==> flow/run.sh <==
#!/bin/bash
# the make line also repeats each setting of config.mk as NAME=value (left out here)
make -C /OpenROAD-flow-scripts/flow DESIGN_CONFIG=/design/flow/config.mk WORK_HOME=/design/flow/orfs CLKGATE_MAP_FILE= finish
==> flow/design.v <==
module SYS_CTRL #( parameter ADDR_WIDTH = 4, DATA_WIDTH = 8) (
	input	wire							CLK,
	input	wire							RST,
	input	wire	[DATA_WIDTH-1:0]		UART_RX_DATA,   	 
	input	wire							UART_RX_Valid,		 
	input	wire							FIFO_FULL,
	output	reg		[DATA_WIDTH-1:0]		FIFO_WR_DATA,
	output	reg								FIFO_WR_INC,    
	input	wire	[DATA_WIDTH*2-1:0]		ALU_OUT,      
	input	wire							ALU_OUT_Valid, 
	output	reg								ALU_EN,  
	output	reg		[3:0]					ALU_FUN,     
	output	reg								CLKG_EN,    
	output	reg 							CLKDIV_EN,
	input	wire	[DATA_WIDTH-1:0]		Rd_Reg,       
	input	wire							Rd_Reg_Valid, 
	output	reg		[DATA_WIDTH-1:0]		Wr_Reg,   
	output	reg 	[ADDR_WIDTH-1:0]		Addr,  
	output	reg 							RdEn,  
	output	reg 							WrEn
	);
typedef enum bit [3:0] {
		IDLE        	= 4'b0000,
		RF_Wr_Addr 		= 4'b0001,
		RF_Wr_Data  	= 4'b0011,
		RF_Rd_Addr  	= 4'b0010,
		FIFO_WRITE_RF 	= 4'b0110,
		Operand_A   	= 4'b0111,
		Operand_B 		= 4'b0101,
		FUN_of_ALU  	= 4'b0100,
		ALU_Save_OUT    = 4'b1100,
		ALU_1st_Byte    = 4'b1101,
		ALU_2nd_Byte    = 4'b1111
} state;						
state 	current_state, next_state;
reg [ADDR_WIDTH-1:0] 	ADDR_REG; 
reg 					ADDR_REG_CHECK;   
reg [DATA_WIDTH*2-1:0]	ALU_OUT_REG;
reg 					ALU_OUT_REG_CHECK;   
always@(posedge CLK or negedge RST) 
 begin
	if (!RST) 
	 begin
	  current_state <= IDLE;		
	 end
	else 
	 begin
	  current_state <= next_state;
	 end
 end
always@(*)
 begin
 	next_state = IDLE;
 	WrEn        = 1'b0;
 	RdEn        = 1'b0;
 	CLKG_EN     = 1'b0;
 	CLKDIV_EN   = 1'b1;
 	ALU_EN      = 1'b0;
 	FIFO_WR_INC = 1'b0;
 	Addr          = 'b0;
 	Wr_Reg        = 'b0;
 	ALU_FUN       = 'b0;
 	FIFO_WR_DATA  = 'b0;
 	ALU_OUT_REG_CHECK = 1'b0;
 	ADDR_REG_CHECK    = 1'b0;
 	case (current_state)
 	 IDLE : begin
 	 		 if (UART_RX_Valid)
 	 		  begin
 	 		   case (UART_RX_DATA)
 	 		    'hAA : begin
 	 		  		    next_state = RF_Wr_Addr;
 	 		  		   end
 	 		    'hBB : begin
 	 		  		    next_state = RF_Rd_Addr; 
 	 		  		   end
 	 		    'hCC : begin
 	 		  		    next_state = Operand_A; 
 	 		  		   end
 	 		    'hDD : begin
 	 		  		    next_state = FUN_of_ALU; 
 	 		  		   end
 	 		  	default: begin
 	 		  			  next_state = IDLE;
 	 		  			 end
 	 		   endcase
 	 		  end
 	 		end
 	 RF_Wr_Addr : begin
 	 			   if (UART_RX_Valid)
 	 			    begin
 	 			     ADDR_REG_CHECK = 1'b1;
 	 			     next_state = RF_Wr_Data;
 	 			    end
 	 			   else
 	 			    begin
 	 			     ADDR_REG_CHECK = 1'b0;
 	 			     next_state = RF_Wr_Addr;
 	 			    end
 	 			  end
 	 RF_Wr_Data : begin
 	 			   if (UART_RX_Valid)
 	 			    begin
 	 			     WrEn = 1'b1;
 	 			     Addr = ADDR_REG;
 	 			     Wr_Reg = UART_RX_DATA;
 	 			     next_state = IDLE;	
 	 			    end
 	 			   else
 	 			    begin
 	 			     next_state = RF_Wr_Data;
 	 			    end
 	 			  end
 	 RF_Rd_Addr : begin
 	 			   if (UART_RX_Valid)
 	 			    begin
 	 			     RdEn = 1;
 	 			     Addr = UART_RX_DATA[ADDR_WIDTH-1:0];
 	 			     next_state = FIFO_WRITE_RF; 	 			     
 	 			    end
 	 			   else
 	 			    begin
 	 			     next_state = RF_Rd_Addr;
 	 			    end
 	 			  end
  	 FIFO_WRITE_RF : begin
 	 			   if (!FIFO_FULL)    
 	 			    begin
 	 			     FIFO_WR_DATA = Rd_Reg;
 	 			     FIFO_WR_INC = 1'b1;
 	 			     next_state = IDLE; 	 			     
 	 			    end
 	 			   else
 	 			    begin
 	 			     next_state = FIFO_WRITE_RF;
 	 			    end
 	 			  end
 	 Operand_A : begin
 	 			   if (UART_RX_Valid)
 	 			    begin
 	 			     WrEn = 1'b1;
 	 			     Addr = 'b0;
 	 			     Wr_Reg = UART_RX_DATA;
 	 			     next_state = Operand_B;	
 	 			    end
 	 			   else
 	 			    begin
 	 			     next_state = Operand_A;
 	 			    end
 	 			 end
 	 Operand_B : begin
 	 			   if (UART_RX_Valid)
 	 			    begin
 	 			     WrEn = 1'b1;
 	 			     Addr = 'b1;
 	 			     Wr_Reg = UART_RX_DATA;
 	 			     next_state = FUN_of_ALU;	
 	 			    end
 	 			   else
 	 			    begin
 	 			     next_state = Operand_B;
 	 			    end
 	 			 end
 	 FUN_of_ALU : begin
 	 			   CLKG_EN = 1'b1;
 	 			   if (UART_RX_Valid)
 	 			    begin
 	 			     ALU_EN = 1'b1;
 	 			     ALU_FUN = UART_RX_DATA[3:0];
 	 			     next_state = ALU_Save_OUT;
 	 			    end
 	 			   else
 	 			    begin
 	 			     next_state = FUN_of_ALU;
 	 			    end
 	 			 end
 	 ALU_Save_OUT : begin
	 	 			  CLKG_EN = 1'b1;
	 	 			  if (ALU_OUT_Valid)
	 	 			   begin
	 	 			    ALU_OUT_REG_CHECK = 1'b1;
	 	 			    next_state = ALU_1st_Byte;
	 	 			   end
	 	 			  else
	 	 			   begin
	 	 			   	ALU_OUT_REG_CHECK = 1'b0;
	 	 			    next_state = ALU_Save_OUT;
	 	 			   end
 	 			     end
 	 ALU_1st_Byte : begin
 	 				 CLKG_EN = 1'b1;
	 	 			 if (!FIFO_FULL)
	 	 			  begin
	 	 			   FIFO_WR_INC = 1'b1;
	 	 			   FIFO_WR_DATA = ALU_OUT_REG[DATA_WIDTH-1:0];
	 	 			   next_state = ALU_2nd_Byte;
	 	 			  end
	 	 			 else
	 	 			  begin
	 	 			   next_state = ALU_1st_Byte;
	 	 			  end
	 	 			end
 	 ALU_2nd_Byte : begin
 	 				 CLKG_EN = 1'b1;
	 	 			 if (!FIFO_FULL)
	 	 			  begin
	 	 			   FIFO_WR_INC = 1'b1;
	 	 			   FIFO_WR_DATA = ALU_OUT_REG[2*DATA_WIDTH-1:DATA_WIDTH];
	 	 			   next_state = IDLE;
	 	 			  end
	 	 			 else
	 	 			  begin
	 	 			   next_state = ALU_2nd_Byte;
	 	 			  end
	 	 			end
 	 default : begin
 	 			next_state = IDLE;
 	 		   end
 	endcase
 end
always@(posedge CLK or negedge RST)
 begin
 	if (!RST)
 	 begin
 	 	ADDR_REG <= 'b0;
 	 end
 	else if (ADDR_REG_CHECK)
 	 begin
 	 	ADDR_REG <= UART_RX_DATA[ADDR_WIDTH-1:0];
 	 end
 end
always@(posedge CLK or negedge RST)
 begin
 	if (!RST)
 	 begin
 	 	ALU_OUT_REG <= 'b0;
 	 end
 	else if (ALU_OUT_REG_CHECK)
 	 begin
 	 	ALU_OUT_REG <= ALU_OUT;
 	 end
 end
endmodule
module Register_File #( parameter ADDR_WIDTH = 4, DATA_WIDTH = 8, MEM_DEPTH = 16) (
	input	wire 	[DATA_WIDTH-1:0]		WrData,
	input	wire 	[ADDR_WIDTH-1:0]		Adresss,
	input 	wire 							WrEn,
	input	wire 							RdEn,
	input 	wire 							CLK,
	input 	wire 							RST,
	output 	reg 	[DATA_WIDTH-1:0]		RdData,
	output	reg 							RdData_Valid,
	output	wire 	[DATA_WIDTH-1:0]		REG0,
	output	wire 	[DATA_WIDTH-1:0]		REG1,
	output	wire 	[DATA_WIDTH-1:0]		REG2,
	output	wire 	[DATA_WIDTH-1:0]		REG3 
	);
reg [DATA_WIDTH-1:0] Memory [MEM_DEPTH-1:0];
integer i;
always@(posedge CLK or negedge RST)
 begin
 	if (!RST)
 	 begin
 	 	RdData <= 'b0;
 	 	RdData_Valid <= 1'b0;
 	 	for (i=0; i<MEM_DEPTH; i=i+1)
 	 	 begin
 	 	  if(i == 2)
 	 	  	Memory[i] <= 'b10000001;    
 	 	  else if (i == 3)
 	 	  	Memory[i] <= 'b00100000;      
 	 	  else
 	 	  	Memory[i] <= 'b0;
 	 	 end
 	 end
 	else
 	 begin
 	 	if (WrEn && !RdEn)
 	 	 begin
 	 	 	Memory[Adresss] <= WrData;
 	 	 end
 	 	else if (RdEn && !WrEn)
 	 	 begin
 	 	 	RdData <= Memory[Adresss];
 	 	 	RdData_Valid <= 1'b1;
 	 	 end
 	 	else
 	 	 begin
 	 	 	RdData_Valid <= 1'b0;
 	 	 end
 	 end
 end
assign REG0 = Memory[0];
assign REG1 = Memory[1];
assign REG2 = Memory[2];
assign REG3 = Memory[3];
 endmodule
module ALU_16B #( parameter OPER_WIDTH = 8, OUT_WIDTH = OPER_WIDTH*2) (
input		wire		[OPER_WIDTH-1:0]		A,
input		wire		[OPER_WIDTH-1:0]		B,
input		wire												EN,
input		wire		[3:0]								ALU_FUN,
input		wire												CLK,
input		wire												CLK_EN,    
input		wire												RST,
output	reg			[OUT_WIDTH-1:0]			ALU_OUT,
output	reg													OUT_VALID
	);
reg [OUT_WIDTH-1:0] ALU_OUT_Comb;
reg                 OUT_VALID_Comb;
always @(posedge CLK or negedge RST)
 begin
  if(!RST)
   begin
    ALU_OUT   <= 'b0;
    OUT_VALID <= 1'b0;	
   end
  else if (CLK_EN)
   begin  
    ALU_OUT   <= ALU_OUT_Comb;
    OUT_VALID <= OUT_VALID_Comb;
   end	
 end 
always@(*)
 begin
   OUT_VALID_Comb = 1'b0;
   ALU_OUT_Comb   = 'b0;
   if(EN)
    begin
     OUT_VALID_Comb = 1'b1;
		 case (ALU_FUN)
		 4'b0000 : begin
		 						ALU_OUT_Comb = A + B; 							 
		           end 
		4'b0001 : begin
		 						ALU_OUT_Comb = A - B;       				 
			      	end
		 4'b0010 : begin
								ALU_OUT_Comb = A * B;       				 
	   			  	 end
		 4'b0011 : begin
		 						ALU_OUT_Comb = (B == 8'b0) ? 16'b0 : A / B;       				 
		 	 	   		 end
		 4'b0100 : begin
								ALU_OUT_Comb = A & B;      				   
				   		 end
		 4'b0101 : begin
								ALU_OUT_Comb = A | B;       				 
			  	  	 end
		 4'b0110 : begin
								ALU_OUT_Comb = ~ (A & B);      			 
				   		 end
		 4'b0111 : begin
								ALU_OUT_Comb = ~ (A | B);      			 
			 	   		 end
		 4'b1000 : begin
								ALU_OUT_Comb = A ^ B;       				 
				   		 end
		 4'b1001 : begin
								ALU_OUT_Comb = ~(A ^ B);      			 
				   		 end
		 4'b1010 : begin
								if (A == B)             						 
								 begin
								  ALU_OUT_Comb = 'd1;
								 end
								else 
								 begin
								  ALU_OUT_Comb = 'd0;
								 end
				   		 end
		 4'b1011 : begin
								if (A > B)              						 
								 begin
								  ALU_OUT_Comb = 'd2;
								 end
								else
								 begin
								  ALU_OUT_Comb = 'd0;
								 end
				   		 end
		 4'b1100 : begin
						    if (A < B)              						 
							   begin
							    ALU_OUT_Comb = 'd3;
							   end
							  else
							   begin
							    ALU_OUT_Comb = 'd0;
							   end
				   	   end
		 4'b1101 : begin
						    ALU_OUT_Comb = A >> 1;      				 
						   end
		 4'b1110 : begin
								ALU_OUT_Comb = A << 1;     			 		 
						   end
		 default : begin
								ALU_OUT_Comb = 'b0;
							 end
		 endcase
		end
   else 
    begin
   	 OUT_VALID_Comb = 1'b0;
    end
 end
endmodule
module sys_ref_core #(parameter DATA_WIDTH = 8, ADDR_WIDTH = 4)
(
 input   wire                      CLK,
 input   wire                      RST,             
 input   wire  [DATA_WIDTH-1:0]    UART_RX_DATA,
 input   wire                      UART_RX_Valid,
 input   wire                      FIFO_FULL,
 output  wire  [DATA_WIDTH-1:0]    FIFO_WR_DATA,
 output  wire                      FIFO_WR_INC,
 output  wire  [DATA_WIDTH-1:0]    UART_Config,
 output  wire  [DATA_WIDTH-1:0]    Div_Ratio,
 output  wire                      CLKDIV_EN
);
wire                      WrEn;
wire                      RdEn;
wire  [ADDR_WIDTH-1:0]    Addr;
wire  [DATA_WIDTH-1:0]    Wr_Reg;
wire  [DATA_WIDTH-1:0]    Rd_Reg;
wire                      Rd_Reg_Valid;
wire  [DATA_WIDTH-1:0]    Operand_A;
wire  [DATA_WIDTH-1:0]    Operand_B;
wire  [3:0]               ALU_FUN;
wire                      ALU_EN;
wire                      CLKG_EN;
wire  [DATA_WIDTH*2-1:0]  ALU_OUT;
wire                      ALU_OUT_Valid;
SYS_CTRL U0_SYS_CTRL (
	.CLK(CLK),
	.RST(RST),
	.UART_RX_DATA(UART_RX_DATA),
	.UART_RX_Valid(UART_RX_Valid),
	.FIFO_FULL(FIFO_FULL),
	.FIFO_WR_DATA(FIFO_WR_DATA),
	.FIFO_WR_INC(FIFO_WR_INC),
	.ALU_OUT(ALU_OUT),
	.ALU_OUT_Valid(ALU_OUT_Valid),
	.ALU_EN(ALU_EN),
	.ALU_FUN(ALU_FUN),
	.CLKG_EN(CLKG_EN),
	.CLKDIV_EN(CLKDIV_EN),
	.Rd_Reg(Rd_Reg),
	.Rd_Reg_Valid(Rd_Reg_Valid),
	.Wr_Reg(Wr_Reg),
	.Addr(Addr),
	.RdEn(RdEn),
	.WrEn(WrEn)
	);
Register_File U0_Register_File (
	.WrData(Wr_Reg),
	.Adresss(Addr),
	.WrEn(WrEn),
	.RdEn(RdEn),
	.CLK(CLK),
	.RST(RST),
	.RdData(Rd_Reg),
	.RdData_Valid(Rd_Reg_Valid),
	.REG0(Operand_A),
	.REG1(Operand_B),
	.REG2(UART_Config),
	.REG3(Div_Ratio)
	);
ALU_16B U0_ALU_16B (
	.A(Operand_A),
	.B(Operand_B),
	.EN(ALU_EN),
	.ALU_FUN(ALU_FUN),
	.CLK(CLK),
	.CLK_EN(CLKG_EN),
	.RST(RST),
	.ALU_OUT(ALU_OUT),
	.OUT_VALID(ALU_OUT_Valid)
	);
endmodule
==> flow/config.mk <==
export PLATFORM = sky130hd
export DESIGN_NAME = sys_ref_core
export DESIGN_NICKNAME = sys_ref_core
export VERILOG_FILES = /design/flow/design.v
export SDC_FILE = /design/flow/constraint.sdc
export NUM_CORES = 4
export LEC_CHECK = 0
export CAP_MARGIN = 40
export CORE_ASPECT_RATIO = 0.97
export CORE_MARGIN = 2
export CORE_UTILIZATION = 69
export CTS_CLUSTER_DIAMETER = 218
export CTS_CLUSTER_SIZE = 51
export PLACE_DENSITY_LB_ADDON = 0.13
export SETUP_SLACK_MARGIN = 5.0
export SLEW_MARGIN = 20
export TNS_END_PERCENT = 55
==> flow/constraint.sdc <==
create_clock -name core_clock -period 27.3 [get_ports {CLK}]
set_input_delay 5.4600 -clock core_clock [delete_from_list [all_inputs] [get_ports {CLK}]]
set_output_delay 5.4600 -clock core_clock [all_outputs]
set_load 0.01 [all_outputs]
==> results.py, run 1 <==
# Flow results
metrics = {
    "run": {
        "warning_count": 48,
        "maxCapViolCount": 0,
    },
    "critical_path": {
        "crit-reg2reg-capture": "U0_ALU_16B.ALU_OUT[0]",
        "crit_fanout": 8,
        "cp_slowest_stage_delay_ps": 560,
        "r2r_start": "U0_Register_File.Memory[1][2]",
        "slowest_stage_cell_on_the_critical_path": "or4b_4",
        "critical_path_cell_count": 130,
        "crit_family": "AND-OR/OR-AND gates",
        "setup.worst_path.end": "U0_ALU_16B.ALU_OUT[0]",
        "worst_setup_path_startpoint": "U0_Register_File.Memory[1][2]",
        "worst-endpoint-arrival_ps": 25090,
        "timing.critical_path.required_ps": 27630,
        "ff2ff_setup_slack_ps": 2540,
        "crit_path_frequent_cell": "o21a_1",
        "worst_setup_path_end_kind": "flip-flop",
        "worst_reg_to_reg_cells": 130,
        "worst-path-buf-inv": 12,
        "cp-start-kind": "flip-flop",
        "worst-setup-path-type": "flip-flop to flip-flop",
    },
    "placed_design": {
        "buffer_ports.inserted": 36,
        "globalplace.congestion": 0.981,
        "post_placement_cell_count": 2181,
        "post-dp-hpwl_microns": 37400,
    },
    "power_and_ir_drop": {
        "power-top-group": "combinational cells",
        "total_power_w": 0.00179,
        "power_density_nw_per_um2": 90.1,
        "worst_case_vdd_ir_drop_v": 0.000158,
        "internal_power_w": 0.000961,
        "pwr-share-comb_pct": 67.7,
        "comb-power_w": 0.00122,
        "pwr.group.clock_w": 0.000252,
        "power.static_leakage_nw": 9.35,
        "pwr.group.sequential_w": 0.000327,
        "share_clk_of_total_power_pct": 14.1,
        "switching_share_pct": 46.5,
        "pwr-share-seq_pct": 18.2,
        "net-switching-power_w": 0.000834,
    },
    "logic_synthesis": {
        "synth-warning-count": 4,
        "yosysCellCount": 1853,
        "netlist_top_cells_count": "180 x dfrtp_1, 169 x nand2_1, 162 x ha_1, 151 x nor2_1, 148 x mux2_2",
        "yosys.cell_types.count": 109,
        "ys_area_sq_um": 17000,
        "synth.avg_cell_area_sq_um": 9.15,
        "synth.cellmix.adderShare_pct": 16.5,
        "synthXorXnorAreaFrac_pct": 3.26,
        "syn-instance-count": 1853,
        "yosysSeqAreaShare_pct": 27.2,
        "yosys.area_share.simple_pct": 15.5,
        "synthTopLogicFamily": "AND-OR/OR-AND gates",
        "synth_area_leader_cell": "dfrtp_1",
        "dominantRegCellSynth": "dfrtp_1",
        "yosys-mux-area-fraction_pct": 11.2,
        "area_of_the_mapped_netlist_sq_um": 17000,
        "top_cells_by_area": "dfrtp_1 27%, ha_1 12%, mux2_2 9.8%",
        "postSynth.asyncResetShare_pct": 100,
        "yosysMostFrequentCell": "dfrtp_1",
        "total_of_flip_flops_plus_latches_after_synthesis": 184,
        "post-synth-top-area-fraction_pct": 26.6,
        "synth-edff-count": 0,
        "yosys.area_share.aoi_pct": 21.6,
    },
    "timing": {
        "actual_slew_at_the_worst_max_slew_pin_ps": 1040,
        "number_of_setup_violations_in_the_final_report": 0,
        "hold_viol_final": 0,
        "timing.max_slew.rel_slack_pct": 30.0,
        "fin_crit_sh_pct": 90.7,
        "slew_violations": 0,
        "rsz0062_at_grt": "yes",
        "fmaxAchievable_mhz": 40.4,
        "fin_worst_skew_ps": 21.3,
        "crit_path_time_final_ps": 24760,
    },
    "route": {
        "drcViolationCount": 0,
        "wire_length_on_met3_microns": 4600,
        "drtPass1Iterations": 10,
        "via_count": 16141,
        "postRouteWirelength_microns": 55000,
        "initialDrtViolationCount": 1662,
        "postRouteAntennaNets": 0,
        "met1_length_microns": 20200,
        "sum_of_met2_wire_segment_lengths_after_detailed_routing_microns": 25800,
        "routedWlPerCell_microns": 23.8,
        "top_layer_used": "met5",
        "post_drt_via_cell_ratio": 6.99,
    },
    "die": {
        "overall_chip_area_sq_um": 25800,
        "placeable_area_sq_um": 24200,
        "chipHeight_microns": 158,
        "fp-utilization_pct": 70.1,
        "die-width_microns": 163,
        "floorplan.io_pins": 38,
        "fp-row-count": 56,
    },
    "cells_and_area": {
        "postLayoutCoreUtil_pct": 82.4,
        "flow.area_growth_from_synthesis_pct": 17.6,
        "final_non_filler_cell_total": 2308,
        "layout.nets": 2187,
    },
    "global_routing": {
        "grt_start_max_net_pins": 73,
        "grt_remaining_overflow": 0,
        "global_route_wire_length_before_repair_microns": 84100,
        "grt_pass1_vias": 15660,
        "track_usage_pct": 41.8,
        "grt_antenna_before_repair": 1,
    },
    "cts": {
        "tritoncts": "yes",
        "clock_sink_count": 184,
        "cts.hold.buffers_added": 0,
        "clock_latency_at_the_later_pin_of_the_worst_skew_pair_ps": 450,
        "cts.root.buffer_cell": "clkbuf_16",
        "cts_max_path_buffers": 2,
        "ctsHtreeMaxLevel": 4,
        "cts_bufs_inserted": 17,
        "path_clk_slew_ps": 90,
    },
    "outcome": {
        "status": "no timing/DRC/antenna violations",
    },
    "hold_path": {
        "worstHoldPathType": "flip-flop to flip-flop",
        "min_delay_worst_endpoint": "U0_ALU_16B.ALU_OUT[8]",
        "min_path_cells": 2,
        "hold_path_startpoint": "U0_ALU_16B.ALU_OUT[8]",
    },
}
[layout make-up]
cell class                 count  area, sq um
multi-input combinational   1493        12500
sequential                   184         4610
fill                        1500         4250
timing repair buffer         171         1430
clock buffer                  19          443
inverter                     108          427
tap                          319          399
clock inverter                13          160
antenna                        1         2.50
[per-stage QoR]
stage	setup slack (ps)	hold slack (ps)	TNS, ps	instance area, sq um
final	2540	490	0	19900
after global routing	1480	515	0	19900
after global placement	801	466	0	18000
after detailed placement	-102	479	-102	18000
after CTS	2370	494	0	19100
after floorplan	2810	446	0	17300
[layer usage]
metal  global-route usage [%]  vias up
li1                         -     7097
met4                     28.4        2
met5                        0        -
met3                     7.35      334
met1                     49.2     7716
met2                     70.3      992
[repair_timing]
action	CTS	global route
setup buffers	32	58
pin swaps	22	75
endpoints found under the setup margin	3	3
resized	37	61
cloned	0	0
==> inputs of run 2 (changes only) <==
CAP_MARGIN = 20   (was 40)
CELL_PAD_IN_SITES_GLOBAL_PLACEMENT = 0   (was unset)
CORE_ASPECT_RATIO = unset   (was 0.97)
CORE_UTILIZATION = 34   (was 69)
CTS_CLUSTER_DIAMETER = 335   (was 218)
CTS_CLUSTER_SIZE = 88   (was 51)
GPL_ROUTABILITY_DRIVEN = 0   (was unset)
HOLD_SLACK_MARGIN = -0.09   (was unset)
PLACE_DENSITY = 0.41   (was unset)
PLACE_DENSITY_LB_ADDON = unset   (was 0.13)
SETUP_SLACK_MARGIN = unset   (was 5.0)
SLEW_MARGIN = 10   (was 20)
TNS_END_PERCENT = 40   (was 55)
clock period = 30.0 ns   (was 27.3 ns; I/O delays follow)
==> run 2 against run 1 <==
  * Still clean on timing, DRC and antenna
  * Critical path depth decreased by 2
  * Utilization down 44 points
  * Worst setup slack got worse by 90 ps
  * Design area down 5.1%
  * First-iteration DRC count down 50%
  * Critical path type unchanged
  * Critical endpoint unchanged
  * Largest cell class unchanged
==> results.py, run 2 <==
# Flow results
metrics = {
    "power_and_ir_drop": {
        "pwr-share-comb_pct": 67.6,
        "worst_case_vdd_ir_drop_v": 0.000143,
        "total_power_w": 0.00161,
        "pwr.group.clock_w": 0.000224,
        "internal_power_w": 0.000854,
        "switching_share_pct": 46.9,
        "power-top-group": "combinational cells",
        "comb-power_w": 0.00109,
        "net-switching-power_w": 0.000754,
        "pwr.group.sequential_w": 0.000297,
        "power.static_leakage_nw": 8.87,
        "pwr-share-seq_pct": 18.5,
        "share_clk_of_total_power_pct": 13.9,
        "power_density_nw_per_um2": 85.1,
    },
    "global_routing": {
        "grt_pass1_vias": 14644,
        "grt_start_max_net_pins": 74,
        "grt_remaining_overflow": 0,
        "global_route_wire_length_before_repair_microns": 89300,
        "grt_antenna_before_repair": 1,
        "track_usage_pct": 22.9,
    },
    "critical_path": {
        "crit-reg2reg-capture": "U0_ALU_16B.ALU_OUT[0]",
        "crit_fanout": 12,
        "crit_family": "AND-OR/OR-AND gates",
        "worst_setup_path_startpoint": "U0_Register_File.Memory[1][1]",
        "cp_slowest_stage_delay_ps": 540,
        "slowest_stage_cell_on_the_critical_path": "or4_1",
        "worst-setup-path-type": "flip-flop to flip-flop",
        "cp-start-kind": "flip-flop",
        "worst-path-buf-inv": 7,
        "worst_setup_path_end_kind": "flip-flop",
        "crit_path_frequent_cell": "o21a_1",
        "setup.worst_path.end": "U0_ALU_16B.ALU_OUT[0]",
        "r2r_start": "U0_Register_File.Memory[1][1]",
        "worst-endpoint-arrival_ps": 27870,
        "ff2ff_setup_slack_ps": 2460,
        "worst_reg_to_reg_cells": 128,
        "timing.critical_path.required_ps": 30330,
        "critical_path_cell_count": 128,
    },
    "hold_path": {
        "min_path_cells": 2,
        "worstHoldPathType": "flip-flop to flip-flop",
        "min_delay_worst_endpoint": "U0_Register_File.RdData[7]",
        "hold_path_startpoint": "U0_Register_File.RdData[7]",
    },
    "logic_synthesis": {
        "yosysMostFrequentCell": "dfrtp_1",
        "synth-edff-count": 0,
        "ys_area_sq_um": 17000,
        "netlist_top_cells_count": "180 x dfrtp_1, 169 x nand2_1, 162 x ha_1, 151 x nor2_1, 148 x mux2_2",
        "synth-warning-count": 4,
        "yosys-mux-area-fraction_pct": 11.2,
        "top_cells_by_area": "dfrtp_1 27%, ha_1 12%, mux2_2 9.8%",
        "yosys.area_share.simple_pct": 15.5,
        "yosys.cell_types.count": 109,
        "yosysSeqAreaShare_pct": 27.2,
        "total_of_flip_flops_plus_latches_after_synthesis": 184,
        "synth_area_leader_cell": "dfrtp_1",
        "synthTopLogicFamily": "AND-OR/OR-AND gates",
        "syn-instance-count": 1853,
        "yosysCellCount": 1853,
        "yosys.area_share.aoi_pct": 21.6,
        "dominantRegCellSynth": "dfrtp_1",
        "synthXorXnorAreaFrac_pct": 3.26,
        "postSynth.asyncResetShare_pct": 100,
        "post-synth-top-area-fraction_pct": 26.6,
        "area_of_the_mapped_netlist_sq_um": 17000,
        "synth.avg_cell_area_sq_um": 9.15,
        "synth.cellmix.adderShare_pct": 16.5,
    },
    "placed_design": {
        "post-dp-hpwl_microns": 43100,
        "post_placement_cell_count": 2523,
        "placedInstanceArea_sq_um": 18100,
        "buffer_ports.inserted": 36,
    },
    "timing": {
        "fin_crit_sh_pct": 91.8,
        "timing.max_slew.rel_slack_pct": 29.2,
        "fmaxAchievable_mhz": 36.3,
        "fin_tns_setup_ps": 0,
        "crit_path_time_final_ps": 27540,
        "actual_slew_at_the_worst_max_slew_pin_ps": 1060,
        "hold_viol_final": 0,
        "number_of_setup_violations_in_the_final_report": 0,
        "slew_violations": 0,
        "fin_worst_skew_ps": 9.90,
    },
    "die": {
        "placeable_area_sq_um": 49100,
        "fp-row-count": 81,
        "die-width_microns": 227,
        "fp-utilization_pct": 34.6,
        "overall_chip_area_sq_um": 51700,
        "floorplan.io_pins": 38,
        "chipHeight_microns": 227,
    },
    "route": {
        "drcViolationCount": 0,
        "via_count": 14443,
        "postRouteAntennaNets": 0,
        "drtPass1Iterations": 7,
        "postRouteWirelength_microns": 57800,
        "initialDrtViolationCount": 826,
        "post_drt_via_cell_ratio": 5.62,
        "routedWlPerCell_microns": 22.5,
        "antennaDiodeCount": 0,
    },
    "cts": {
        "ctsHtreeMaxLevel": 4,
        "cts_max_path_buffers": 2,
        "clock_sink_count": 184,
        "tritoncts": "yes",
        "cts_bufs_inserted": 17,
        "cts.root.buffer_cell": "clkbuf_16",
        "path_clk_slew_ps": 80,
        "clock_latency_at_the_later_pin_of_the_worst_skew_pair_ps": 450,
    },
    "cells_and_area": {
        "layout.nets": 2105,
        "flow.area_growth_from_synthesis_pct": 11.5,
        "postLayoutCoreUtil_pct": 38.5,
        "final_non_filler_cell_total": 2569,
        "finalInstanceArea_sq_um": 18900,
    },
    "run": {
        "warning_count": 45,
        "maxCapViolCount": 0,
    },
    "outcome": {
        "status": "no timing/DRC/antenna violations",
    },
}
==> run 2: timing repair <==
item,in CTS,in global routing
buffers inserted,0,15
gates resized,0,30
setup endpoints to repair,0,2
hold buffers,0,0
==> run 2: through the flow <==
step	hold WS [ps]	setup WS [ps]
floorplan	446	3500
global placement	472	993
detailed placement	478	548
CTS	494	417
global route	517	-8.37
finish	492	2460
==> run 2: layout make-up <==
type,count,area [sq um]
tap,664,831
sequential,184,4610
clock buffer,19,443
timing repair buffer,89,749
fill,5029,30100
inverter,108,418
multi-input combinational,1493,11700
clock inverter,12,121
==> run 2: layer usage <==
metal	part of all wire, %	track usage [%]
met5	0	0
met4	3.7	8.88
met3	2.6	2.09
met2	50	41.0
met1	44	28.5
==> inputs of run 3 (changes only) <==
ABC_AREA = 1   (was unset)
CORE_UTILIZATION = 72   (was 34)
CTS_CLUSTER_DIAMETER = 232   (was 335)
CTS_CLUSTER_SIZE = 63   (was 88)
GPL_ROUTABILITY_DRIVEN = unset   (was 0)
HOLD_SLACK_MARGIN = 0.29   (was -0.09)
MAX_ROUTING_LAYER = met5   (was unset)
MIN_ROUTING_LAYER = met1   (was unset)
PLACE_DENSITY = unset   (was 0.41)
PLACE_DENSITY_LB_ADDON = 0.07   (was unset)
SLEW_MARGIN = 20   (was 10)
TNS_END_PERCENT = unset   (was 40)
clock period = 21.9 ns   (was 30.0 ns; I/O delays follow)
==> run 3 against run 2 <==
  * The flow now stops in global routing
  * Synthesized cell count rose by 26%
  * Area after synthesis fell by 0.61%
  * Die area fell by 52%
==> results.py, run 3 <==
# Physical implementation metrics
metrics = {
    "outcome": {
        "status": "stopped before the end",
        "lastStage": "global routing",
        "flow.first_error": "[ERROR GRT-0232] Routing congestion too high. Check the congestion heatmap in the GUI.",
    },
    "cts": {
        "cts.hold.buffers_added": 0,
        "ctsHtreeMaxLevel": 4,
        "cts.root.buffer_cell": "clkbuf_16",
        "clock_sink_count": 184,
        "cts_bufs_inserted": 17,
        "cts_max_path_buffers": 2,
    },
    "die": {
        "fp-row-count": 55,
        "die-width_microns": 157,
        "placeable_area_sq_um": 22800,
        "chipHeight_microns": 157,
        "fp-utilization_pct": 74.0,
        "overall_chip_area_sq_um": 24600,
        "floorplan.io_pins": 38,
    },
    "logic_synthesis": {
        "yosysSeqAreaShare_pct": 27.4,
        "synth.cellmix.adderShare_pct": 16.5,
        "synthXorXnorAreaFrac_pct": 3.17,
        "yosys.area_share.aoi_pct": 16.7,
        "post-synth-top-area-fraction_pct": 26.7,
        "syn-instance-count": 2341,
        "yosysCellCount": 2341,
        "yosys.cell_types.count": 70,
        "synth_area_leader_cell": "dfrtp_1",
        "yosys.area_share.simple_pct": 26.6,
        "synthTopLogicFamily": "simple AND/OR/NAND/NOR gates",
        "area_of_the_mapped_netlist_sq_um": 16800,
        "ys_area_sq_um": 16800,
        "top_cells_by_area": "dfrtp_1 27%, nand2_1 14%, ha_1 12%",
        "synth.avg_cell_area_sq_um": 7.20,
        "yosys-mux-area-fraction_pct": 0.401,
        "synth-warning-count": 4,
        "total_of_flip_flops_plus_latches_after_synthesis": 184,
        "netlist_top_cells_count": "637 x nand2_1, 316 x inv_1, 251 x o21ai_0, 180 x dfrtp_1, 162 x ha_1",
        "postSynth.asyncResetShare_pct": 100,
        "synth-edff-count": 0,
        "yosysMostFrequentCell": "nand2_1",
        "dominantRegCellSynth": "dfrtp_1",
    },
    "placed_design": {
        "dp_slack_ps": -1430,
        "post-dp-hpwl_microns": 38400,
        "placedInstanceArea_sq_um": 19400,
        "post_placement_cell_count": 2870,
        "globalplace.congestion": 0.987,
        "buffer_ports.inserted": 36,
    },
    "global_routing": {
        "grt_remaining_overflow": 3263,
        "track_usage_pct": 110,
    },
}
-- run 3: repair_timing --
action | CTS
setup endpoints to repair | 2
setup buffers | 77
pin swaps | 82
cloned | 1
gates resized | 106
endpoints found under the hold margin | 0
-- run 3: stage by stage --
step | util, % | TNS [ps]
2_1_floorplan | - | -1370
3_3_place_gp | 85.0 | -42.4
3_5_place_dp | 85.0 | -1720
4_1_cts | 92.1 | -219
-- run 3: per-layer routing --
metal	overflow	track usage (%)
met1	91	90.6
met3	100	83.1
met2	2485	151
met4	571	123
met5	16	67.1
==> inputs of run 4 (changes only) <==
ABC_AREA = unset   (was 1)
CAP_MARGIN = 5   (was 20)
CELL_PAD_IN_SITES_DETAIL_PLACEMENT = 0   (was unset)
CELL_PAD_IN_SITES_GLOBAL_PLACEMENT = 2   (was 0)
CORE_ASPECT_RATIO = 0.75   (was unset)
CORE_UTILIZATION = 40   (was 72)
CTS_CLUSTER_DIAMETER = unset   (was 232)
CTS_CLUSTER_SIZE = 30   (was 63)
GPL_ROUTABILITY_DRIVEN = 0   (was unset)
GPL_TIMING_DRIVEN = 1   (was unset)
HOLD_SLACK_MARGIN = unset   (was 0.29)
MAX_ROUTING_LAYER = met4   (was met5)
MIN_ROUTING_LAYER = met2   (was met1)
PLACE_DENSITY_LB_ADDON = 0.1   (was 0.07)
SLEW_MARGIN = 0   (was 20)
TNS_END_PERCENT = 90   (was unset)
clock period = 30.0 ns   (was 21.9 ns; I/O delays follow)
==> run 4 against run 3 <==
  * The run now finishes clean
  * Synthesized cell count is 21% lower
  * Area after synthesis rose by 0.62%
  * Die area rose by 79%
==> results.py, run 4 <==
# Flow results
metrics = {
    "power_and_ir_drop": {
        "internal_power_w": 0.000874,
        "pwr.group.clock_w": 0.000246,
        "share_clk_of_total_power_pct": 14.0,
        "pwr.group.sequential_w": 0.000294,
        "comb-power_w": 0.00121,
        "pwr-share-seq_pct": 16.8,
        "switching_share_pct": 50.2,
        "worst_case_vdd_ir_drop_v": 0.000137,
        "power-top-group": "combinational cells",
        "power_density_nw_per_um2": 92.6,
        "power.static_leakage_nw": 8.91,
        "net-switching-power_w": 0.000879,
        "pwr-share-comb_pct": 69.2,
    },
    "route": {
        "via_count": 20903,
        "initialDrtViolationCount": 4201,
        "postRouteAntennaNets": 0,
        "drtPass1Iterations": 35,
        "postRouteWirelength_microns": 63800,
        "drcViolationCount": 0,
        "post_drt_via_cell_ratio": 8.39,
        "routedWlPerCell_microns": 25.6,
    },
    "logic_synthesis": {
        "yosys.area_share.simple_pct": 15.5,
        "synthXorXnorAreaFrac_pct": 3.26,
        "total_of_flip_flops_plus_latches_after_synthesis": 184,
        "yosys-mux-area-fraction_pct": 11.2,
        "synthTopLogicFamily": "AND-OR/OR-AND gates",
        "post-synth-top-area-fraction_pct": 26.6,
        "yosys.area_share.aoi_pct": 21.6,
        "synth-warning-count": 4,
        "yosys.cell_types.count": 109,
        "area_of_the_mapped_netlist_sq_um": 17000,
        "yosysSeqAreaShare_pct": 27.2,
        "postSynth.asyncResetShare_pct": 100,
        "top_cells_by_area": "dfrtp_1 27%, ha_1 12%, mux2_2 9.8%",
        "dominantRegCellSynth": "dfrtp_1",
        "synth.avg_cell_area_sq_um": 9.15,
        "yosysMostFrequentCell": "dfrtp_1",
        "yosysCellCount": 1853,
        "synth-edff-count": 0,
        "synth.cellmix.adderShare_pct": 16.5,
        "syn-instance-count": 1853,
        "ys_area_sq_um": 17000,
        "synth_area_leader_cell": "dfrtp_1",
        "netlist_top_cells_count": "180 x dfrtp_1, 169 x nand2_1, 162 x ha_1, 151 x nor2_1, 148 x mux2_2",
    },
    "critical_path": {
        "critical_path_cell_count": 129,
        "ff2ff_setup_slack_ps": 2140,
        "slowest_stage_cell_on_the_critical_path": "or4b_1",
        "worst-setup-path-type": "flip-flop to flip-flop",
        "worst_setup_path_startpoint": "U0_Register_File.Memory[1][0]",
        "r2r_start": "U0_Register_File.Memory[1][0]",
        "setup.worst_path.end": "U0_ALU_16B.ALU_OUT[0]",
        "timing.critical_path.required_ps": 30350,
        "worst_reg_to_reg_cells": 129,
        "worst-path-buf-inv": 5,
        "crit_fanout": 12,
        "worst_setup_path_end_kind": "flip-flop",
        "crit_path_frequent_cell": "o21a_1",
        "cp_slowest_stage_delay_ps": 520,
        "cp-start-kind": "flip-flop",
        "crit-reg2reg-capture": "U0_ALU_16B.ALU_OUT[0]",
        "crit_family": "AND-OR/OR-AND gates",
        "worst-endpoint-arrival_ps": 28200,
    },
    "cells_and_area": {
        "layout.filler_cells": 4155,
        "finalInstanceArea_sq_um": 18900,
        "flow.area_growth_from_synthesis_pct": 11.7,
        "postLayoutCoreUtil_pct": 45.1,
        "layout.nets": 2108,
    },
    "timing": {
        "actual_slew_at_the_worst_max_slew_pin_ps": 1250,
        "crit_path_time_final_ps": 27860,
        "timing.max_slew.rel_slack_pct": 16.9,
        "hold_viol_final": 0,
        "fmaxAchievable_mhz": 35.9,
        "fin_crit_sh_pct": 92.9,
        "number_of_setup_violations_in_the_final_report": 0,
        "slew_violations": 0,
        "fin_tns_setup_ps": 0,
        "fin_worst_skew_ps": 14.1,
    },
    "global_routing": {
        "grt_antenna_before_repair": 1,
        "track_usage_pct": 46.4,
        "global_route_wire_length_before_repair_microns": 98100,
        "grt_remaining_overflow": 0,
        "grt_start_max_net_pins": 119,
        "grt_pass1_vias": 22863,
    },
    "cts": {
        "clock_sink_count": 184,
        "cts.hold.buffers_added": 0,
        "ctsHtreeMaxLevel": 4,
        "cts_bufs_inserted": 17,
        "cts.root.buffer_cell": "clkbuf_16",
        "path_clk_slew_ps": 80,
        "cts_max_path_buffers": 2,
        "clock_latency_at_the_later_pin_of_the_worst_skew_pair_ps": 470,
        "tritoncts": "yes",
    },
    "placed_design": {
        "buffer_ports.inserted": 36,
        "post-dp-hpwl_microns": 43300,
        "placedInstanceArea_sq_um": 18000,
    },
    "die": {
        "floorplan.io_pins": 38,
        "fp-row-count": 65,
        "fp-utilization_pct": 40.4,
        "placeable_area_sq_um": 42000,
        "overall_chip_area_sq_um": 44100,
        "die-width_microns": 242,
        "chipHeight_microns": 182,
    },
    "outcome": {
        "status": "no timing/DRC/antenna violations",
    },
    "run": {
        "maxCapViolCount": 0,
        "warning_count": 50,
    },
    "hold_path": {
        "hold_path_startpoint": "U0_Register_File.RdData[7]",
        "min_path_cells": 2,
        "worstHoldPathType": "flip-flop to flip-flop",
        "min_delay_worst_endpoint": "U0_Register_File.RdData[7]",
    },
}
run 4: what timing repair did:
action / CTS / global route
setup endpoints to repair: 0 / 2
buffers inserted: 0 / 13
gates resized: 0 / 36
run 4: metrics by stage:
stage / setup WS (ps) / total power [W] / cells / hold WS, ps
floorplan: 3500 / 0.00112 / 1860 / 446
global placement: 1220 / 0.00141 / 2432 / 465
detailed placement: 565 / 0.00141 / 2432 / 470
CTS: 504 / 0.00166 / 2464 / 487
global route: -58.5 / 0.00189 / 2483 / 520
finish: 2140 / 0.00175 / 2491 / 492
run 4: area by class of cell:
| class | instances | area [sq um] | share of cell area [%] |
|---|---|---|---|
| multi-input combinational | 1493 | 11800 | 62.2 |
| sequential | 184 | 4610 | 24.4 |
| timing repair buffer | 92 | 772 | 4.08 |
| tap | 569 | 712 | 3.76 |
| clock buffer | 17 | 425 | 2.25 |
| inverter | 108 | 418 | 2.21 |
| clock inverter | 15 | 195 | 1.03 |
| antenna | 13 | 32.5 | 0.172 |
run 4: per-layer routing:
metal  up-vias  global-route usage [%]  wire, microns
li1       6869                       -              -
met1      7201                       -              0
met2      6107                    48.6          27900
met3       726                    65.5          29900
met4         0                    9.68           5940
met5         -                       -              0
==> inputs of run 5 (changes only) <==
CAP_MARGIN = 20   (was 5)
CELL_PAD_IN_SITES_DETAIL_PLACEMENT = unset   (was 0)
CELL_PAD_IN_SITES_GLOBAL_PLACEMENT = unset   (was 2)
CORE_ASPECT_RATIO = unset   (was 0.75)
CORE_UTILIZATION = 72   (was 40)
CTS_CLUSTER_DIAMETER = 95   (was unset)
CTS_CLUSTER_SIZE = unset   (was 30)
GPL_ROUTABILITY_DRIVEN = unset   (was 0)
GPL_TIMING_DRIVEN = unset   (was 1)
HOLD_SLACK_MARGIN = -0.08   (was unset)
MAX_ROUTING_LAYER = unset   (was met4)
MIN_ROUTING_LAYER = unset   (was met2)
PLACE_DENSITY = 0.67   (was unset)
PLACE_DENSITY_LB_ADDON = unset   (was 0.1)
SLEW_MARGIN = 20   (was 0)
TNS_END_PERCENT = unset   (was 90)
clock period = 21.5 ns   (was 30.0 ns; I/O delays follow)
==> run 5 against run 4 <==
  * Now fails the layout checks on negative setup slack
  * Synthesized cell count unchanged
  * Worst hold slack improved by 22 ps
  * Via count decreased by 6.2%
  * Utilization increased by 47 points
  * Worst setup slack got worse by 5800 ps
  * Critical path type unchanged
  * Critical endpoint unchanged
==> results.py, run 5 <==
# Flow results
metrics = {
    "outcome": {
        "status": "failed layout checks",
        "so_viols": "negative setup slack",
    },
    "timing": {
        "actual_slew_at_the_worst_max_slew_pin_ps": 1280,
        "hold_viol_final": 0,
        "number_of_setup_violations_in_the_final_report": 2,
        "layout_setup_ws_ps": -3630,
        "fin_crit_sh_pct": 117,
        "fmaxAchievable_mhz": 39.8,
        "timing.max_slew.rel_slack_pct": 14.9,
        "slew_violations": 0,
        "crit_path_time_final_ps": 25130,
        "fin_worst_skew_ps": 22.1,
        "rsz0062_at_grt": "yes",
    },
    "placed_design": {
        "buffer_ports.inserted": 36,
        "placedInstanceArea_sq_um": 20000,
        "post_placement_cell_count": 2448,
        "post-dp-hpwl_microns": 42200,
        "globalplace.congestion": 1.01,
    },
    "hold_path": {
        "min_delay_worst_endpoint": "U0_Register_File.Memory[5][1]",
        "worstHoldPathType": "flip-flop to flip-flop",
        "hold_path_startpoint": "U0_Register_File.Memory[5][1]",
        "min_path_cells": 1,
    },
    "die": {
        "overall_chip_area_sq_um": 24800,
        "die-width_microns": 157,
        "fp-row-count": 56,
        "chipHeight_microns": 157,
        "fp-utilization_pct": 72.9,
        "floorplan.io_pins": 38,
        "placeable_area_sq_um": 23300,
    },
    "cells_and_area": {
        "layout.filler_cells": 887,
        "flow.area_growth_from_synthesis_pct": 26.1,
        "postLayoutCoreUtil_pct": 91.9,
        "layout.nets": 2397,
        "final_non_filler_cell_total": 2524,
        "finalInstanceArea_sq_um": 21400,
    },
    "critical_path": {
        "crit-reg2reg-capture": "U0_ALU_16B.ALU_OUT[0]",
        "worst_reg_to_reg_cells": 127,
        "slowest_stage_cell_on_the_critical_path": "a2111oi_4",
        "worst_setup_path_end_kind": "flip-flop",
        "worst-path-buf-inv": 10,
        "critical_path_cell_count": 127,
        "cp-start-kind": "flip-flop",
        "timing.critical_path.required_ps": 21850,
        "setup.worst_path.end": "U0_ALU_16B.ALU_OUT[0]",
        "crit_family": "AND-OR/OR-AND gates",
        "ff2ff_setup_slack_ps": -3630,
        "worst_setup_path_startpoint": "U0_Register_File.Memory[1][0]",
        "crit_path_frequent_cell": "o21a_1",
        "r2r_start": "U0_Register_File.Memory[1][0]",
        "crit_fanout": 7,
        "cp_slowest_stage_delay_ps": 590,
        "worst-setup-path-type": "flip-flop to flip-flop",
        "worst-endpoint-arrival_ps": 25480,
    },
    "logic_synthesis": {
        "ys_area_sq_um": 17000,
        "netlist_top_cells_count": "180 x dfrtp_1, 169 x nand2_1, 162 x ha_1, 151 x nor2_1, 148 x mux2_2",
        "yosys.area_share.simple_pct": 15.5,
        "yosys-mux-area-fraction_pct": 11.2,
        "postSynth.asyncResetShare_pct": 100,
        "synth.avg_cell_area_sq_um": 9.15,
        "yosysSeqAreaShare_pct": 27.2,
        "synth-warning-count": 4,
        "total_of_flip_flops_plus_latches_after_synthesis": 184,
        "synthXorXnorAreaFrac_pct": 3.26,
        "synthTopLogicFamily": "AND-OR/OR-AND gates",
        "synth_area_leader_cell": "dfrtp_1",
        "syn-instance-count": 1853,
        "post-synth-top-area-fraction_pct": 26.6,
        "dominantRegCellSynth": "dfrtp_1",
        "top_cells_by_area": "dfrtp_1 27%, ha_1 12%, mux2_2 9.8%",
        "synth.cellmix.adderShare_pct": 16.5,
        "yosys.area_share.aoi_pct": 21.6,
        "yosys.cell_types.count": 109,
        "synth-edff-count": 0,
        "yosysCellCount": 1853,
        "area_of_the_mapped_netlist_sq_um": 17000,
        "yosysMostFrequentCell": "dfrtp_1",
    },
    "power_and_ir_drop": {
        "pwr-share-comb_pct": 69.3,
        "share_clk_of_total_power_pct": 13.9,
        "power-top-group": "combinational cells",
        "comb-power_w": 0.00180,
        "pwr.group.sequential_w": 0.000436,
        "net-switching-power_w": 0.00131,
        "power.static_leakage_nw": 10.4,
        "internal_power_w": 0.00129,
        "total_power_w": 0.00260,
        "power_density_nw_per_um2": 121,
        "switching_share_pct": 50.4,
        "pwr.group.clock_w": 0.000360,
        "pwr-share-seq_pct": 16.8,
        "worst_case_vdd_ir_drop_v": 0.000162,
    },
    "cts": {
        "cts_bufs_inserted": 17,
        "path_clk_slew_ps": 100,
        "cts_max_path_buffers": 2,
        "clock_latency_at_the_later_pin_of_the_worst_skew_pair_ps": 460,
        "clock_sink_count": 184,
        "cts.hold.buffers_added": 0,
        "tritoncts": "yes",
        "ctsHtreeMaxLevel": 4,
        "cts.root.buffer_cell": "clkbuf_16",
    },
    "global_routing": {
        "grt_pass1_vias": 18303,
        "grt_start_max_net_pins": 107,
        "track_usage_pct": 53.8,
        "global_route_wire_length_before_repair_microns": 101000,
        "grt_antenna_before_repair": 11,
        "grt_remaining_overflow": 0,
    },
    "route": {
        "routedWlPerCell_microns": 29.3,
        "postRouteWirelength_microns": 73900,
        "initialDrtViolationCount": 3957,
        "postRouteAntennaNets": 0,
        "drtPass1Iterations": 15,
        "post_drt_via_cell_ratio": 7.77,
        "via_count": 19611,
        "drcViolationCount": 0,
    },
    "run": {
        "maxCapViolCount": 0,
        "warning_count": 53,
    },
}
run 5: metrics by stage:
step	hold WS [ps]	TNS (ps)	setup WS, ps
2_1_floorplan	446	-3890	-2710
3_3_place_gp	463	-1380	-1380
4_1_cts	514	-2700	-2120
6_report	514	-5720	-3630
3_5_place_dp	478	-3170	-2360
5_1_grt	530	-7880	-4490
run 5: per-layer routing:
| metal | vias up | part of all wire (%) | global-route usage, % | routed length, microns |
|---|---|---|---|---|
| met4 | 10 | 12 | 43.2 | 9070 |
| met5 | - | 0.24 | 1.24 | 180 |
| met2 | 2135 | 42 | 82.3 | 30900 |
| met3 | 982 | 15 | 21.5 | 11000 |
| met1 | 8981 | 31 | 59.3 | 22700 |
| li1 | 7503 | - | - | - |
run 5: area by class of cell:
| class | count | area, sq um | area share [%] |
|---|---|---|---|
| multi-input combinational | 1493 | 12300 | 57.5 |
| sequential | 184 | 4610 | 21.6 |
| timing repair buffer | 381 | 2960 | 13.8 |
| inverter | 108 | 433 | 2.03 |
| clock buffer | 17 | 425 | 1.99 |
| tap | 319 | 399 | 1.87 |
| clock inverter | 15 | 230 | 1.08 |
| antenna | 7 | 17.5 | 0.0820 |
run 5: repair_timing:
action                     4_1_cts  5_1_grt
cloned                           0        0
setup endpoints to repair        2        2
pin swaps                        7       57
resized                         12       60
buffers inserted                 4       33
==> inputs of run 6 (changes only) <==
HOLD_SLACK_MARGIN = unset   (was -0.08)
PLACE_DENSITY = 0.6   (was 0.67)
clock period = 21.0 ns   (was 21.5 ns; I/O delays follow)
==> run 6 against run 5 <==
  * The run now fails in global routing
  * Area after synthesis unchanged
  * Synthesized cell count unchanged
  * Die area unchanged
==> results.py, run 6 <==
# Physical implementation metrics
metrics = {
    "logic_synthesis": {
        "synthTopLogicFamily": "AND-OR/OR-AND gates",
        "dominantRegCellSynth": "dfrtp_1",
        "total_of_flip_flops_plus_latches_after_synthesis": 184,
        "netlist_top_cells_count": "180 x dfrtp_1, 169 x nand2_1, 162 x ha_1, 151 x nor2_1, 148 x mux2_2",
        "syn-instance-count": 1853,
        "synth-warning-count": 4,
        "area_of_the_mapped_netlist_sq_um": 17000,
        "yosysSeqAreaShare_pct": 27.2,
        "post-synth-top-area-fraction_pct": 26.6,
        "synth_area_leader_cell": "dfrtp_1",
        "yosys-mux-area-fraction_pct": 11.2,
        "postSynth.asyncResetShare_pct": 100,
        "synthXorXnorAreaFrac_pct": 3.26,
        "synth.cellmix.adderShare_pct": 16.5,
        "synth-edff-count": 0,
        "yosys.area_share.simple_pct": 15.5,
        "top_cells_by_area": "dfrtp_1 27%, ha_1 12%, mux2_2 9.8%",
        "synth.avg_cell_area_sq_um": 9.15,
        "ys_area_sq_um": 17000,
        "yosys.area_share.aoi_pct": 21.6,
        "yosysCellCount": 1853,
        "yosysMostFrequentCell": "dfrtp_1",
        "yosys.cell_types.count": 109,
    },
    "die": {
        "placeable_area_sq_um": 23300,
        "overall_chip_area_sq_um": 24800,
        "fp-row-count": 56,
        "floorplan.io_pins": 38,
        "chipHeight_microns": 157,
        "die-width_microns": 157,
        "fp-utilization_pct": 72.9,
    },
    "global_routing": {
        "track_usage_pct": 70.7,
        "grt_remaining_overflow": 7,
    },
    "outcome": {
        "lastStage": "global routing",
        "flow.first_error": "[ERROR GRT-0116] Global routing finished with congestion. Check the congestion regions in the DRC Viewer.",
        "status": "stopped before the end",
    },
    "cts": {
        "cts_bufs_inserted": 17,
        "cts.hold.buffers_added": 0,
        "clock_sink_count": 184,
        "ctsHtreeMaxLevel": 4,
        "cts.root.buffer_cell": "clkbuf_16",
        "cts_max_path_buffers": 2,
    },
    "placed_design": {
        "buffer_ports.inserted": 36,
        "globalplace.congestion": 0.994,
        "post_placement_cell_count": 2461,
        "placedInstanceArea_sq_um": 20100,
        "dp_slack_ps": -3180,
        "post-dp-hpwl_microns": 43000,
    },
}
run 6: layer usage:
metal,track usage [%],overflow
met1,72.6,0
met3,50.7,0
met5,16.4,0
met2,90.4,5
met4,67.8,2
run 6: timing repair:
item / in CTS
setup endpoints to repair: 2
resized: 37
pin swaps: 51
setup buffers: 98
gates cloned: 0
run 6: metrics by stage:
step                      TNS [ps]  hold WS [ps]
after floorplan              -4890           446
after global placement       -2530           460
after detailed placement     -4680           475
after CTS                    -3270           515
==> inputs of run 7 (changes only) <==
CELL_PAD_IN_SITES_DETAIL_PLACEMENT = 2   (was unset)
CELL_PAD_IN_SITES_GLOBAL_PLACEMENT = 1   (was unset)
CORE_ASPECT_RATIO = 0.75   (was unset)
CORE_UTILIZATION = 40   (was 72)
CTS_CLUSTER_DIAMETER = unset   (was 95)
CTS_CLUSTER_SIZE = 75   (was unset)
GPL_TIMING_DRIVEN = 0   (was unset)
MAX_ROUTING_LAYER = met4   (was unset)
PLACE_DENSITY = unset   (was 0.6)
PLACE_DENSITY_LB_ADDON = 0.1   (was unset)
SLEW_MARGIN = 0   (was 20)
clock period = 30.0 ns   (was 21.0 ns; I/O delays follow)
==> run 7 against run 6 <==
  * Now clean on timing, DRC and antenna
  * Synthesized cell count stayed put
  * Area after synthesis stayed put
  * Die area is 78% higher
==> results.py, run 7 <==
# Flow results
metrics = {
    "logic_synthesis": {
        "syn-instance-count": 1853,
        "yosys.area_share.aoi_pct": 21.6,
        "ys_area_sq_um": 17000,
        "synth.cellmix.adderShare_pct": 16.5,
        "post-synth-top-area-fraction_pct": 26.6,
        "total_of_flip_flops_plus_latches_after_synthesis": 184,
        "synth_area_leader_cell": "dfrtp_1",
        "synth.avg_cell_area_sq_um": 9.15,
        "yosys.area_share.simple_pct": 15.5,
        "yosysMostFrequentCell": "dfrtp_1",
        "yosys-mux-area-fraction_pct": 11.2,
        "top_cells_by_area": "dfrtp_1 27%, ha_1 12%, mux2_2 9.8%",
        "yosysCellCount": 1853,
        "postSynth.asyncResetShare_pct": 100,
        "synth-edff-count": 0,
        "synthXorXnorAreaFrac_pct": 3.26,
        "synthTopLogicFamily": "AND-OR/OR-AND gates",
        "yosys.cell_types.count": 109,
        "yosysSeqAreaShare_pct": 27.2,
        "dominantRegCellSynth": "dfrtp_1",
        "netlist_top_cells_count": "180 x dfrtp_1, 169 x nand2_1, 162 x ha_1, 151 x nor2_1, 148 x mux2_2",
        "synth-warning-count": 4,
        "area_of_the_mapped_netlist_sq_um": 17000,
    },
    "power_and_ir_drop": {
        "pwr.group.clock_w": 0.000226,
        "power_density_nw_per_um2": 91.7,
        "internal_power_w": 0.000871,
        "power-top-group": "combinational cells",
        "share_clk_of_total_power_pct": 12.7,
        "comb-power_w": 0.00126,
        "worst_case_vdd_ir_drop_v": 0.000114,
        "switching_share_pct": 51.0,
        "pwr-share-seq_pct": 16.5,
        "net-switching-power_w": 0.000904,
        "power.static_leakage_nw": 8.98,
        "pwr.group.sequential_w": 0.000292,
        "pwr-share-comb_pct": 70.8,
    },
    "critical_path": {
        "worst_reg_to_reg_cells": 133,
        "worst_setup_path_end_kind": "flip-flop",
        "ff2ff_setup_slack_ps": 1840,
        "setup.worst_path.end": "U0_ALU_16B.ALU_OUT[0]",
        "crit-reg2reg-capture": "U0_ALU_16B.ALU_OUT[0]",
        "r2r_start": "U0_Register_File.Memory[1][2]",
        "crit_path_frequent_cell": "o21a_1",
        "cp_slowest_stage_delay_ps": 570,
        "slowest_stage_cell_on_the_critical_path": "or4_1",
        "cp-start-kind": "flip-flop",
        "timing.critical_path.required_ps": 30320,
        "crit_family": "AND-OR/OR-AND gates",
        "worst_setup_path_startpoint": "U0_Register_File.Memory[1][2]",
        "worst-setup-path-type": "flip-flop to flip-flop",
        "crit_fanout": 10,
        "worst-endpoint-arrival_ps": 28480,
        "worst-path-buf-inv": 14,
        "critical_path_cell_count": 133,
    },
    "cts": {
        "clock_sink_count": 184,
        "cts.root.buffer_cell": "clkbuf_16",
        "path_clk_slew_ps": 80,
        "tritoncts": "yes",
        "ctsHtreeMaxLevel": 4,
        "cts_max_path_buffers": 2,
        "clock_latency_at_the_later_pin_of_the_worst_skew_pair_ps": 460,
        "cts.hold.buffers_added": 0,
        "cts_bufs_inserted": 17,
    },
    "timing": {
        "hold_viol_final": 0,
        "fmaxAchievable_mhz": 35.5,
        "fin_crit_sh_pct": 93.9,
        "actual_slew_at_the_worst_max_slew_pin_ps": 1150,
        "slew_violations": 0,
        "crit_path_time_final_ps": 28160,
        "timing.max_slew.rel_slack_pct": 23.2,
        "layout_setup_ws_ps": 1840,
        "number_of_setup_violations_in_the_final_report": 0,
        "fin_worst_skew_ps": 14.5,
    },
    "die": {
        "chipHeight_microns": 182,
        "die-width_microns": 242,
        "overall_chip_area_sq_um": 44100,
        "placeable_area_sq_um": 42000,
        "floorplan.io_pins": 38,
        "fp-utilization_pct": 40.4,
        "fp-row-count": 65,
    },
    "placed_design": {
        "post-dp-hpwl_microns": 52000,
        "dp_slack_ps": -3640,
        "buffer_ports.inserted": 32,
        "globalplace.congestion": 0.924,
        "placedInstanceArea_sq_um": 18300,
    },
    "outcome": {
        "status": "no timing/DRC/antenna violations",
    },
    "route": {
        "initialDrtViolationCount": 1275,
        "sum_of_met2_wire_segment_lengths_after_detailed_routing_microns": 31000,
        "postRouteWirelength_microns": 68800,
        "wire_length_on_met3_microns": 4310,
        "post_drt_via_cell_ratio": 6.27,
        "met1_length_microns": 32400,
        "top_layer_used": "met4",
        "drtPass1Iterations": 6,
        "via_count": 15870,
        "drcViolationCount": 0,
        "postRouteAntennaNets": 0,
        "routedWlPerCell_microns": 27.2,
    },
    "global_routing": {
        "grt_start_max_net_pins": 114,
        "grt_pass1_vias": 17212,
        "track_usage_pct": 32.3,
        "grt_remaining_overflow": 0,
        "grt_antenna_before_repair": 4,
        "global_route_wire_length_before_repair_microns": 106000,
    },
    "hold_path": {
        "min_path_cells": 1,
        "hold_path_startpoint": "U0_ALU_16B.OUT_VALID",
        "worstHoldPathType": "flip-flop to flip-flop",
        "min_delay_worst_endpoint": "U0_SYS_CTRL.current_state[2]",
    },
    "run": {
        "warning_count": 47,
        "maxCapViolCount": 0,
    },
    "cells_and_area": {
        "layout.area.comb_sq_um": 12000,
        "flow.area_growth_from_synthesis_pct": 14.1,
        "finalInstanceArea_sq_um": 19300,
        "layout.nets": 2159,
        "layout.filler_cells": 4617,
        "regArea_sq_um": 4610,
    },
}
## run 7: routing by layer
| metal | up-vias | track usage, % |
|---|---|---|
| met5 | - | - |
| met4 | 0 | 5.93 |
| met3 | 77 | 4.35 |
| met2 | 474 | 50.2 |
| met1 | 8288 | 45.3 |
| li1 | 7031 | - |
## run 7: per-stage QoR
stage | cells | hold WS, ps | util, % | total power, W | TNS (ps)
after floorplan | 1860 | 446 | - | 0.00112 | 0
after global routing | 2531 | 520 | 46.1 | 0.00190 | -7.30
final | 2531 | 487 | 46.1 | 0.00177 | 0
after CTS | 2520 | 495 | 45.4 | 0.00175 | 0
after detailed placement | 2474 | 482 | 43.5 | 0.00152 | -5200
after global placement | 2461 | 463 | 42.9 | 0.00144 | -3280
## run 7: cell type report
class | count | area share, %
Multi-Input combinational cell | 1493 | 61.9
Sequential cell | 184 | 23.8
Tap cell | 569 | 3.68
Timing Repair Buffer | 69 | 3.47
Inverter | 108 | 2.23
Clock buffer | 18 | 2.22
Buffer | 73 | 1.95
Clock inverter | 14 | 0.686
Timing Repair inverter | 1 | 0.0259
Antenna cell | 2 | 0.0259
## run 7: what timing repair did
| action | in CTS | in global routing |
|---|---|---|
| setup buffers | 14 | 9 |
| pin swaps | 5 | 13 |
| cloned | 1 | 0 |
| endpoints found under the setup margin | 2 | 2 |
| gates resized | 34 | 53 |
==> inputs of run 8 (changes only) <==
ABC_AREA = 1   (was unset)
CELL_PAD_IN_SITES_DETAIL_PLACEMENT = unset   (was 2)
CELL_PAD_IN_SITES_GLOBAL_PLACEMENT = 0   (was 1)
CORE_ASPECT_RATIO = unset   (was 0.75)
CORE_UTILIZATION = 72   (was 40)
CTS_CLUSTER_DIAMETER = 179   (was unset)
CTS_CLUSTER_SIZE = 63   (was 75)
GPL_TIMING_DRIVEN = unset   (was 0)
HOLD_SLACK_MARGIN = 0.29   (was unset)
MAX_ROUTING_LAYER = met5   (was met4)
MIN_ROUTING_LAYER = met1   (was unset)
PLACE_DENSITY_LB_ADDON = 0.08   (was 0.1)
SLEW_MARGIN = 20   (was 0)
clock period = 21.7 ns   (was 30.0 ns; I/O delays follow)
==> run 8 against run 7 <==
  * The run now fails in global routing
  * Synthesized cell count is 26% higher
  * Area after synthesis is 0.61% lower
  * Die area is 44% lower
==> results.py, run 8 <==
# Physical implementation metrics
metrics = {
    "logic_synthesis": {
        "synth.avg_cell_area_sq_um": 7.20,
        "ys_area_sq_um": 16800,
        "syn-instance-count": 2341,
        "synthXorXnorAreaFrac_pct": 3.17,
        "yosys.area_share.simple_pct": 26.6,
        "yosys.area_share.aoi_pct": 16.7,
        "yosysCellCount": 2341,
        "postSynth.asyncResetShare_pct": 100,
        "post-synth-top-area-fraction_pct": 26.7,
        "netlist_top_cells_count": "637 x nand2_1, 316 x inv_1, 251 x o21ai_0, 180 x dfrtp_1, 162 x ha_1",
        "yosys-mux-area-fraction_pct": 0.401,
        "area_of_the_mapped_netlist_sq_um": 16800,
        "synth.cellmix.adderShare_pct": 16.5,
        "synth-warning-count": 4,
        "dominantRegCellSynth": "dfrtp_1",
        "synthTopLogicFamily": "simple AND/OR/NAND/NOR gates",
        "synth-edff-count": 0,
        "yosysSeqAreaShare_pct": 27.4,
        "yosysMostFrequentCell": "nand2_1",
        "top_cells_by_area": "dfrtp_1 27%, nand2_1 14%, ha_1 12%",
        "yosys.cell_types.count": 70,
        "synth_area_leader_cell": "dfrtp_1",
        "total_of_flip_flops_plus_latches_after_synthesis": 184,
    },
    "placed_design": {
        "globalplace.congestion": 0.977,
        "buffer_ports.inserted": 36,
        "post-dp-hpwl_microns": 38800,
    },
    "cts": {
        "cts.root.buffer_cell": "clkbuf_16",
        "cts.hold.buffers_added": 0,
        "ctsHtreeMaxLevel": 4,
        "cts_bufs_inserted": 17,
        "cts_max_path_buffers": 2,
        "clock_sink_count": 184,
    },
    "die": {
        "overall_chip_area_sq_um": 24600,
        "floorplan.io_pins": 38,
        "placeable_area_sq_um": 22800,
        "chipHeight_microns": 157,
        "die-width_microns": 157,
        "fp-row-count": 55,
        "fp-utilization_pct": 74.0,
    },
    "outcome": {
        "flow.first_error": "[ERROR GRT-0232] Routing congestion too high. Check the congestion heatmap in the GUI.",
        "lastStage": "global routing",
        "status": "stopped before the end",
    },
    "global_routing": {
        "grt_remaining_overflow": 3817,
        "track_usage_pct": 115,
    },
}
-- run 8: through the flow --
stage                     area (sq um)  std cells  hold slack (ps)  total power, W  setup slack [ps]
after CTS                        21000       2970              492           0.125              -812
after detailed placement         19600       2887              473           0.116             -1710
after global placement           19600       2887              464           0.113              -215
after floorplan                  17300       2348              445          0.0864             -1480
-- run 8: timing repair --
action	4_1_cts
hold endpoints to repair	0
setup endpoints to repair	2
resized	69
buffers inserted	51
gates cloned	0
pin swaps	84
-- run 8: per-layer routing --
metal / global-route usage [%] / overflow
met4: 131 / 746
met2: 158 / 2798
met3: 86.9 / 127
met5: 73.5 / 28
met1: 94.0 / 118
Power is estimated from default activity; no workload was simulated.
